==> inputs of v34 <==
// axi_timer_counter_top
module axi_timer_counter_top #(
  parameter AXI_ADDR_BW_p = 12     
) (
  input logic  clk,
  input logic  rst_n,
  input logic [AXI_ADDR_BW_p-1:0] i_axi_awaddr,
  input logic  i_axi_awvalid,
  input logic [31:0] i_axi_wdata,
  input logic i_axi_wvalid,
  input logic i_axi_bready,
  input logic [AXI_ADDR_BW_p-1:0] i_axi_araddr,
  input logic i_axi_arvalid,
  input logic i_axi_rready,
  output logic o_axi_awready,
  output logic o_axi_wready,
  output logic [1:0] o_axi_bresp,
  output logic o_axi_bvalid,
  output logic o_axi_arready,
  output logic [31:0] o_axi_rdata,
  output logic [1:0] o_axi_rresp,
  output logic o_axi_rvalid,
  output logic o_cnt0_done,
  output logic o_cnt1_done
);
==> flow/config.mk <==
export PLATFORM = sky130hd
export DESIGN_NAME = axi_timer_counter_top
export DESIGN_NICKNAME = axi_timer_counter_top
export VERILOG_FILES = /design/flow/design.v
export SDC_FILE = /design/flow/constraint.sdc
export NUM_CORES = 4
export LEC_CHECK = 0
export ABC_AREA = 0
export CAP_MARGIN = 20
export CELL_PAD_IN_SITES_DETAIL_PLACEMENT = 1
export CELL_PAD_IN_SITES_GLOBAL_PLACEMENT = 2
export CORE_ASPECT_RATIO = 0.51
export CORE_MARGIN = 9
export CORE_UTILIZATION = 19
export CTS_CLUSTER_SIZE = 46
export GPL_ROUTABILITY_DRIVEN = 1
export MAX_ROUTING_LAYER = met4
export PLACE_DENSITY_LB_ADDON = 0.08
export SETUP_SLACK_MARGIN = 1.71
export SLEW_MARGIN = 5
export TNS_END_PERCENT = 10
==> flow/constraint.sdc <==
create_clock -name core_clock -period 5.8 [get_ports {clk}]
set_input_delay 1.1600 -clock core_clock [delete_from_list [all_inputs] [get_ports {clk}]]
set_output_delay 1.1600 -clock core_clock [all_outputs]
set_load 0.01 [all_outputs]
run.sh (not shown) runs the stock make flow with config.mk's settings and CLKGATE_MAP_FILE=.
==> v13 (differences from v34) <==
Settings changed: ABC_AREA 0 to not set, CELL_PAD_IN_SITES_DETAIL_PLACEMENT 1 to not set, CELL_PAD_IN_SITES_GLOBAL_PLACEMENT 2 to not set, CORE_ASPECT_RATIO 0.51 to not set, CORE_MARGIN 9 to 2, CORE_UTILIZATION 19 to 69, CTS_CLUSTER_SIZE 46 to 17, GPL_ROUTABILITY_DRIVEN 1 to not set, MAX_ROUTING_LAYER met4 to not set, PLACE_DENSITY_LB_ADDON 0.08 to not set, SETUP_SLACK_MARGIN 1.71 to -0.25, SLEW_MARGIN 5 to 20, TNS_END_PERCENT 10 to not set.
==> flow/constraint.sdc (replaced) <==
create_clock -name core_clock -period 3.29 [get_ports {clk}]
set_input_delay 0.6580 -clock core_clock [delete_from_list [all_inputs] [get_ports {clk}]]
set_output_delay 0.6580 -clock core_clock [all_outputs]
set_load 0.01 [all_outputs]
==> qor summary <==
Result of the run: v13 complete, but fails checks; v34 finished clean
Reasons for failing layout checks: v13 negative setup slack; v34 -
Instance area after placement: v13 16990 um2; v34 17610 um2
GRT met3 Usage: v13 7.400%; v34 2.796%
Die boundary height: v13 153.2 um; v34 221.1 um
Finished layout cell area: v13 17980 um2; v34 18720 um2
Setup slack at placement: v13 0.07771 ns; v34 1.607 ns
Core ar.: v13 21820 um2; v34 79010 um2
Router iterations before antenna repair: v13 7; v34 6
P_seq: v13 3.75 mW; v34 2.13 mW
P_int: v13 5.852 mW; v34 3.441 mW
Worst setup path endpoint: v13 timer_counter_inst.s_cnt1_value[18]; v34 timer_counter_inst.s_cnt1_value[31]
Final worst clock skew: v13 0.02616 ns; v34 0.02293 ns
NetSw: v13 1.636 mW; v34 1.074 mW
Count of vias placed by the detailed router: v13 13780; v34 13320
Static leakage: v13 6.892 nW; v34 6.779 nW
Crit path required time: v13 3.77 ns; v34 6.23 ns


==> inputs of run B <==
axi_timer_counter_top again, from the RTL that the note above started with.
// axi_timer_counter_top
module axi_timer_counter_top #(
  parameter AXI_ADDR_BW_p = 12     
) (
  input logic  clk,
  input logic  rst_n,
  input logic [AXI_ADDR_BW_p-1:0] i_axi_awaddr,
  input logic  i_axi_awvalid,
  input logic [31:0] i_axi_wdata,
  input logic i_axi_wvalid,
  input logic i_axi_bready,
  input logic [AXI_ADDR_BW_p-1:0] i_axi_araddr,
  input logic i_axi_arvalid,
  input logic i_axi_rready,
  output logic o_axi_awready,
  output logic o_axi_wready,
  output logic [1:0] o_axi_bresp,
  output logic o_axi_bvalid,
  output logic o_axi_arready,
  output logic [31:0] o_axi_rdata,
  output logic [1:0] o_axi_rresp,
  output logic o_axi_rvalid,
  output logic o_cnt0_done,
  output logic o_cnt1_done
);
make LEC_CHECK=0 CAP_MARGIN=0 CORE_MARGIN=2 CORE_UTILIZATION=72 CTS_CLUSTER_DIAMETER=296 CTS_CLUSTER_SIZE=96 PLACE_DENSITY=0.43 SETUP_SLACK_MARGIN=0.55 SLEW_MARGIN=20 TNS_END_PERCENT=5 finish   # period 2.32 ns
==> run M: changes against run B <==
- ABC_AREA: not set -> 0
- CAP_MARGIN: 0 -> 20
- CORE_UTILIZATION: 72 -> 68
- CTS_CLUSTER_DIAMETER: 296 -> 197
- CTS_CLUSTER_SIZE: 96 -> 20
- HOLD_SLACK_MARGIN: not set -> -0.09
- PLACE_DENSITY: 0.43 -> not set
- SETUP_SLACK_MARGIN: 0.55 -> 0.64
- TNS_END_PERCENT: 5 -> not set
==> flow/constraint.sdc (replaced) <==
create_clock -name core_clock -period 2.41 [get_ports {clk}]
set_input_delay 0.4820 -clock core_clock [delete_from_list [all_inputs] [get_ports {clk}]]
set_output_delay 0.4820 -clock core_clock [all_outputs]
set_load 0.01 [all_outputs]
==> impl_results.rst <==
Metrics
=======

.. list-table::
   :header-rows: 1

   * - Metric
     - Value
   * - Error that ended the run
     - [ERROR DPL-0038] Utilization greater than 100%, impossible to legalize
   * - Pre-CTS setup slack
     - -0.6313 ns
   * - Placer's final routability congestion estimate
     - ~1.0
   * - Dominant cells by area after synthesis
     - dfxtp_1, edfxtp_1, a211oi_1
   * - Core Box Area
     - 22030 sq um
   * - Cell Count Post-Placement
     - approximately 2200
   * - Last stage reached
     - 4_1_cts
   * - Area after detailed placement
     - 19130 sq um
   * - Post-detail-place hpwl
     - 39150 um
   * - Status
     - aborted with a tool error
   * - AND/OR/NAND/NOR Cells, Area Fraction
     - between 10% and 20%
   * - Horiz. Die Dim
     - 154.3 um
   * - Core Rows
     - 54
   * - Initial core utilization
     - ~70%
   * - Die Footprint
     - 23810 sq um
-- figures above: run M

==> impl_results.rst <==
Metrics
=======

.. list-table::
   :header-rows: 1

   * - Metric
     - Value
   * - Error that ended the run
     - [ERROR GRT-0232] Routing congestion too high. Check the congestion heatmap in the GUI.
   * - Status
     - aborted with a tool error
   * - Dominant cells by area after synthesis
     - dfxtp_1, edfxtp_1, a211oi_1
   * - Initial core utilization
     - between 70% and 80%
   * - Placer's final routability congestion estimate
     - between 1 and 1.5
   * - AND/OR/NAND/NOR Cells, Area Fraction
     - between 10% and 20%
   * - Core Box Area
     - between 20000 and 25000 sq um
   * - Core Rows
     - about 53
   * - Horiz. Die Dim
     - around 150 um
   * - Io pins
     - around 110
   * - Root buffer cell
     - clkbuf_16
   * - Cell types with the highest counts after synthesis
     - nor2_1, dfxtp_1, a211oi_1, a21oi_1, edfxtp_1
   * - Die Footprint
     - around 23000 sq um
   * - Last stage reached
     - 5_1_grt
   * - Area after detailed placement
     - 18960 sq um
   * - Mux frac, synth
     - under 10%
   * - Pre-CTS setup slack
     - -0.7135 ns
   * - Cell Count Post-Placement
     - about 2200
   * - Post-detail-place hpwl
     - 41390 um
   * - Yosys cell count
     - 1627
   * - Dominant combinational cell family by area after synthesis
     - AND-OR/OR-AND gates
   * - Main flop type
     - dfxtp_1
-- figures above: run B

Power is estimated from default activity; no workload was simulated.
